## job 101
==> flow/design.v (excerpt) <==
module Calculator2_0(clk, rst, col, btn, btnres, fil, Sseg, anodos);
Size in the first run: about 9800 cells after synthesis, roughly 290 flip-flops, about 27 I/O pins, about 62000 um^2 of cells after synthesis.
Settings: LEC_CHECK=0, ABC_AREA=1, CAP_MARGIN=20, CORE_MARGIN=2, CORE_UTILIZATION=64, CTS_CLUSTER_DIAMETER=374, CTS_CLUSTER_SIZE=96, PLACE_DENSITY=0.43, SLEW_MARGIN=20, TNS_END_PERCENT=5; clock period 53.7 ns.
run.sh (not shown) runs the stock make flow with config.mk's settings and CLKGATE_MAP_FILE=.
No final results exist for job 101, since it was stopped by error GRT-0116 during 5_1_grt.
Input-level comparison between job 102 and job 101:
- PLACE_DENSITY removed (was 0.43)
- TNS_END_PERCENT removed (was 5)
- ABC_AREA removed (was 1)
- CORE_UTILIZATION changed from 64 to 40
- CTS_CLUSTER_DIAMETER removed (was 374)
- CTS_CLUSTER_SIZE removed (was 96)
- the clock period (ns, I/O delays scaled along) changed from 53.7 to 110.0
## What came out
Diff job 102..job 101 | count of library flops with an enable pin | unchanged. Simple-gate share of the synthesized area was higher in the run labelled job 101. Job 102: number of instances in the synthesized netlist 2109 below job 101. Having completed the whole flow, job 102 delivered a layout that passed the timing, design-rule and antenna checks. Between job 101 and job 102, area fraction in xor and xnor cells is higher for job 101, job 102 comes in under that.
Edits applied to the flow inputs when going from job 102 to job 103:
- putting MAX_ROUTING_LAYER at met4 where nothing was set
- swapping 40 for 59 in CORE_UTILIZATION
- swapping 110.0 for 89.1 in the clock period (ns, I/O delays scaled along)
--- outcome ---
Diff job 102 and job 103: core outline area higher in job 102
[job 103 vs job 102] initial DRC count: higher in job 103
Of job 102 and job 103, only job 103 fails to finish with a clean layout.
In job 103 the implementation ran to completion but is not tape-out ready, as the final checks report setup timing.
Between job 102 and job 103, the flow reports combinational gate area increasing by a little under 10%.
H-tree level count in job 103 is 1 above job 102.
Looking at post-route worst setup slack across both flows, job 103 is the weaker of the two, with job 102 ahead.
In job 103 relative to job 102, critical path depth had gone up slightly.
Diff job 102 -> job 103 | worst hold slack | decrease of 0.0071 ns
As of job 103, first-pass GRT wire length had risen by a few percent compared to job 102.
For job 104, these inputs were changed with respect to job 103:
- changing CORE_UTILIZATION from 59 to 67
- setting CORE_ASPECT_RATIO to 0.53 for the first time
- changing CAP_MARGIN from 20 to 40
Results
Compared to job 103, job 104 was floorplanned on a smaller die. Job 104 terminated abnormally: 5_1_grt reported GRT-0232. [compare] base=job 103 new=job 104: number of levels in the clock H-tree shows a reduction of 1; TritonCTS buffer count fell by 10.
Here is what was changed in the inputs of job 105 compared with job 104.
- swapping 40 for 20 in CAP_MARGIN
- swapping 67 for 40 in CORE_UTILIZATION
- clearing MAX_ROUTING_LAYER, which used to be met4
- clearing CORE_ASPECT_RATIO, which used to be 0.53
- swapping 89.1 for 105.0 in the clock period (ns, I/O delays scaled along)
==> comparison <==
- Sort job 104 and job 105 by total of cells resized after clock tree synthesis desc -> top: job 104
- Job 105 completed end to end with timing, DRC and antenna clean.
- Job 105 against job 104: floorplan row count increased by 61 relative to the old numbers, die area increased by 66% relative to the old numbers, final RePlAce weighted congestion decreased by about 16% relative to the old numbers, die span in y increased by about 80% relative to the old numbers.


== run 1 ==
Starting RTL as in the previous note.
Settings: LEC_CHECK=0, CAP_MARGIN=10, CORE_ASPECT_RATIO=1.51, CORE_MARGIN=8, CORE_UTILIZATION=41, GPL_ROUTABILITY_DRIVEN=1, HOLD_SLACK_MARGIN=-0.07, MIN_ROUTING_LAYER=met1, SLEW_MARGIN=20; clock period 115.0 ns.
[inputs] run 2 vs run 1
Settings: TNS_END_PERCENT newly set to 95; CAP_MARGIN changed from 10 to 15; MIN_ROUTING_LAYER changed from met1 to met2; CORE_ASPECT_RATIO changed from 1.51 to 0.62; HOLD_SLACK_MARGIN removed (was -0.07); MAX_ROUTING_LAYER newly set to met5; SETUP_SLACK_MARGIN newly set to -2.0; CELL_PAD_IN_SITES_GLOBAL_PLACEMENT newly set to 3; CORE_MARGIN changed from 8 to 6; PLACE_DENSITY newly set to 0.37; ABC_AREA newly set to 1.
==> results <==
Of run 1 and run 2, only run 2 never reached the final stage.
Number of different library cells in the post-synthesis netlist for run 2: 89 down relative to run 1
The area of the core in run 2 was higher than what run 1 gave.
The die used by run 2 is larger than the one used by run 1.
--- input diff run 2..run 3 ---
Settings: MIN_ROUTING_LAYER removed (was met2); MAX_ROUTING_LAYER removed (was met5); CELL_PAD_IN_SITES_GLOBAL_PLACEMENT removed (was 3); CAP_MARGIN changed from 15 to 20; TNS_END_PERCENT removed (was 95); CORE_ASPECT_RATIO removed (was 0.62); GPL_ROUTABILITY_DRIVEN removed (was 1); SETUP_SLACK_MARGIN removed (was -2.0); PLACE_DENSITY removed (was 0.37); ABC_AREA removed (was 1); CORE_UTILIZATION changed from 41 to 16; CORE_MARGIN changed from 6 to 2; the clock period (ns, I/O delays scaled along) changed from 115.0 to 105.0.
[summary]
- Run 3: PASS, flow complete, no timing, DRC or antenna violations
- For synthesized instance count, dividing the value from run 2 by the value from run 3 gives 1.3.
- Lower height of the die was reported by run 2, not run 3.
- Going from run 2 to run 3, area share of and-or/or-and cells after synthesis went up; chip area line of the yosys report went down.
For run 4, these inputs were changed with respect to run 3:
Settings: CORE_ASPECT_RATIO now 1.76, previously not set; CTS_CLUSTER_SIZE now 30, previously not set; CORE_UTILIZATION now 40, was 16; PLACE_DENSITY_LB_ADDON now 0.18, previously not set; CTS_CLUSTER_DIAMETER now 381, previously not set; the clock period (ns, I/O delays scaled along) now 110.0, was 105.0.
Notes after the runs:
Higher clock latency of the later-clocked register in the worst-skew pair was reported by run 3, not run 4.
Hold slack delta (run 3 -> run 4): insignificant
Total I/O pin count across run 3 and run 4: no real change.
Diff run 3 -> run 4 | layout-stage area growth over the synthesis result | decrease of 9.0 points
Number of sequential cells came out exactly the same in run 3 and run 4.
Run 4 against run 3; wire length of the first global-routing pass is up by a little under 10%.
The run showing the greater number of buffers outside the clock class in the layout is run 3.
Relative to run 4, the following input files were edited for run 5:
Settings: CORE_ASPECT_RATIO no longer set, was 1.76; CORE_UTILIZATION now 70, was 40; CTS_CLUSTER_SIZE no longer set, was 30; CTS_CLUSTER_DIAMETER no longer set, was 381; PLACE_DENSITY now 0.64, previously not set; PLACE_DENSITY_LB_ADDON no longer set, was 0.18; MAX_ROUTING_LAYER now met4, previously not set; the clock period (ns, I/O delays scaled along) now 95.1, was 110.0.
Findings:
- From the logs: run 5 reached the end of the flow and failed the layout checks with negative setup slack.
- Run 4: all stages complete, timing, DRC and antenna checks passed
- The post-layout utilization of the core in run 5 was higher than what run 4 gave.
- The higher sequential share of layout area came out of run 4.
- Run 5 vs. run 4: time the worst path needs with I/O delays and setup decreased by 7.17 ns relative to the old numbers, wire length of the first global-routing pass decreased by 26 mm relative to the old numbers, maximum achievable frequency increased by 0.72 MHz relative to the old numbers.


build 3:
Calculator2_0 again, from the RTL that the note above started with.
## Calculator2_0
module Calculator2_0(clk, rst, col, btn, btnres, fil, Sseg, anodos);
clock: 65.7 ns
lec_check: 0
abc_area: 1
cap_margin: 10
core_aspect_ratio: 0.51
core_margin: 4
core_utilization: 40
cts_cluster_diameter: 205
gpl_routability_driven: 0
max_routing_layer: met4
min_routing_layer: met2
place_density_lb_addon: 0.04
slew_margin: 20
Tool error GRT-0116 stopped build 3 during global routing (5_1_grt); no final results.
Inputs modified between build 3 and build 55:
Settings: SETUP_SLACK_MARGIN newly set to -1.23; PLACE_DENSITY_LB_ADDON removed (was 0.04); CAP_MARGIN changed from 10 to 5; CORE_UTILIZATION changed from 40 to 72; CTS_CLUSTER_DIAMETER removed (was 205); ABC_AREA removed (was 1); GPL_ROUTABILITY_DRIVEN removed (was 0); CORE_ASPECT_RATIO changed from 0.51 to 0.5; MIN_ROUTING_LAYER removed (was met2); CORE_MARGIN changed from 4 to 2; the clock period (ns, I/O delays scaled along) changed from 65.7 to 86.5.
--- outcome ---
Build 55 never completed; the flow aborted with a tool error in global routing (5_1_grt). Summary of build 55 over build 3: cell area after synthesis now sits lower; portion of the post-synthesis area used by sequential elements up 0.86 points; post-synthesis adder-cell area fraction picked up an extra 1.5 points; synthesized-area fraction occupied by and/or/nand/nor cells fell by 15 points; number of buffers inserted during clock tree synthesis picked up an extra about 8%. Compared with build 3, build 55 shows cell row count that has gone down by more than a quarter. Comparing build 55 and build 3, the higher die outline area is on build 3. Comparing build 55 and build 3, the higher post-synth area from yosys stat is on build 3. Delta (build 55 minus build 3): die height decreased 30%. The number of instances in the synthesized netlist in build 55 was lower than what build 3 gave.
--- input diff build 55..build 78 ---
Settings: SETUP_SLACK_MARGIN no longer set, was -1.23; CORE_UTILIZATION now 67, was 72; CORE_ASPECT_RATIO now 0.53, was 0.5; the clock period (ns, I/O delays scaled along) now 89.1, was 86.5.
Findings:
Status(build 78) = ERROR, stage = global routing (5_1_grt). Diff build 78..build 55 | number of distinct library cell variants in the gate-level netlist after synthesis | unchanged. In the flow results for build 55 and build 78, the x dimension of the die is smaller on build 55. Looking only at die outline area, and setting everything else aside, the lower value of build 55 and build 78 goes to build 55. | placer congestion estimate | build 78 vs build 55 | 1.8% lower |. | synthesized area | build 55 vs build 78 | ≈ equal |. Comparing build 78 against build 55, there is no change at all in mux cell area share after synthesis. Going from build 55 to build 78, site row count now larger; total placed instance area now smaller; placed wire-length estimate after detailed placement now smaller.


== lane 1 ==
Calculator2_0 again, from the RTL that the note above started with.
## Calculator2_0
module Calculator2_0(clk, rst, col, btn, btnres, fil, Sseg, anodos);
make LEC_CHECK=0 ABC_AREA=1 CAP_MARGIN=10 CORE_ASPECT_RATIO=0.62 CORE_MARGIN=2 CORE_UTILIZATION=72 CTS_CLUSTER_SIZE=72 GPL_ROUTABILITY_DRIVEN=1 HOLD_SLACK_MARGIN=0.3 MIN_ROUTING_LAYER=met1 PLACE_DENSITY_LB_ADDON=0.27 SETUP_SLACK_MARGIN=-2.0 SLEW_MARGIN=20 TNS_END_PERCENT=80 finish   # period 50.2 ns
Lane 1 | ERROR | 4_1_cts
#### Input delta (lane 2 over lane 1)
==> flow/config.mk <==
export PLATFORM = sky130hd
export DESIGN_NAME = Calculator2_0
export DESIGN_NICKNAME = Calculator2_0
export VERILOG_FILES = /design/flow/design.v
export SDC_FILE = /design/flow/constraint.sdc
export NUM_CORES = 4
export LEC_CHECK = 0
export CAP_MARGIN = 20
export CORE_MARGIN = 2
export CORE_UTILIZATION = 58
export SLEW_MARGIN = 20
==> flow/constraint.sdc <==
create_clock -name core_clock -period 58.3 [get_ports {clk}]
set_input_delay 11.6600 -clock core_clock [delete_from_list [all_inputs] [get_ports {clk}]]
set_output_delay 11.6600 -clock core_clock [all_outputs]
set_load 0.01 [all_outputs]
[summary]
- Layout checks on lane 2: not met. Flow itself completed; violations: capacitance limit, slew limit, setup timing.
- Count of mapped cells out of synthesis (higher): lane 1
- Simple-gate area share of the yosys netlist: lane 2 lower than lane 1
- Against lane 1, row count in lane 2 rose by more than a quarter.
- Against lane 1 as the reference, lane 2 delivers a higher post-synthesis sequential area ratio.
- Looking at weighted congestion at the end of routability-driven global placement across lane 1 and lane 2, the one that comes out lower is lane 2.
- Lane 1 → lane 2: core region area picked up an extra 13000 µm², adder-cell area share of the yosys netlist picked up an extra 1.5 points.
- Lane 2 gives less synthesized area than lane 1 did.
- Going from lane 1 to lane 2, the die area was enlarged.
Relative to lane 2, the following input files were edited for lane 3:
--- a/flow/config.mk
+++ b/flow/config.mk
@@ -6,6 +6,9 @@
 export NUM_CORES = 4
 export LEC_CHECK = 0
+export ABC_AREA = 0
 export CAP_MARGIN = 20
 export CORE_MARGIN = 2
-export CORE_UTILIZATION = 58
+export CORE_UTILIZATION = 64
+export CTS_CLUSTER_SIZE = 96
+export PLACE_DENSITY = 0.43
 export SLEW_MARGIN = 20
==> flow/constraint.sdc <==
create_clock -name core_clock -period 53.7 [get_ports {clk}]
set_input_delay 10.7400 -clock core_clock [delete_from_list [all_inputs] [get_ports {clk}]]
set_output_delay 10.7400 -clock core_clock [all_outputs]
set_load 0.01 [all_outputs]
Notes after the runs:
- Relative to lane 2, effective utilization at floorplan has gone up in lane 3.
- Measured against lane 3, the site row count of lane 2 comes out at 1.06 times the reference value.
- Lane 2 -> lane 3: routability congestion estimate increased by a few percent
- Lane 3 vs. lane 2: floorplan die width dropped about 5%; post-DP HPWL climbed about 4%; post-cts sizing count has decreased; worst slack at placement down 5450 ps.
- Lane 3 never completed; the flow aborted with a tool error in 5_1_grt.
- Changes observed in lane 3 relative to lane 2: die area now smaller, total placed instance area now smaller.
Here is what was changed in the inputs of lane 4 compared with lane 3.
--- a/flow/config.mk
+++ b/flow/config.mk
@@ -6,9 +6,11 @@
 export NUM_CORES = 4
 export LEC_CHECK = 0
-export ABC_AREA = 0
+export ABC_AREA = 1
 export CAP_MARGIN = 20
 export CORE_MARGIN = 2
-export CORE_UTILIZATION = 64
-export CTS_CLUSTER_SIZE = 96
+export CORE_UTILIZATION = 72
+export CTS_CLUSTER_DIAMETER = 365
+export CTS_CLUSTER_SIZE = 99
 export PLACE_DENSITY = 0.43
 export SLEW_MARGIN = 20
+export TNS_END_PERCENT = 40
==> flow/constraint.sdc <==
create_clock -name core_clock -period 60.0 [get_ports {clk}]
set_input_delay 12.0000 -clock core_clock [delete_from_list [all_inputs] [get_ports {clk}]]
set_output_delay 12.0000 -clock core_clock [all_outputs]
set_load 0.01 [all_outputs]
Lane 4 did not finish; the tool stopped in 4_1_cts with error DPL-0038.
On floorplan core area: between lane 4 and lane 3, it ends up higher for lane 3.
Lane 4 vs. lane 3: synthesized area has increased; share of the core filled by cells before placement has increased; post-synthesis average cell area has decreased.
Sort lane 4 and lane 3 by synthesized instance count desc -> top: lane 4
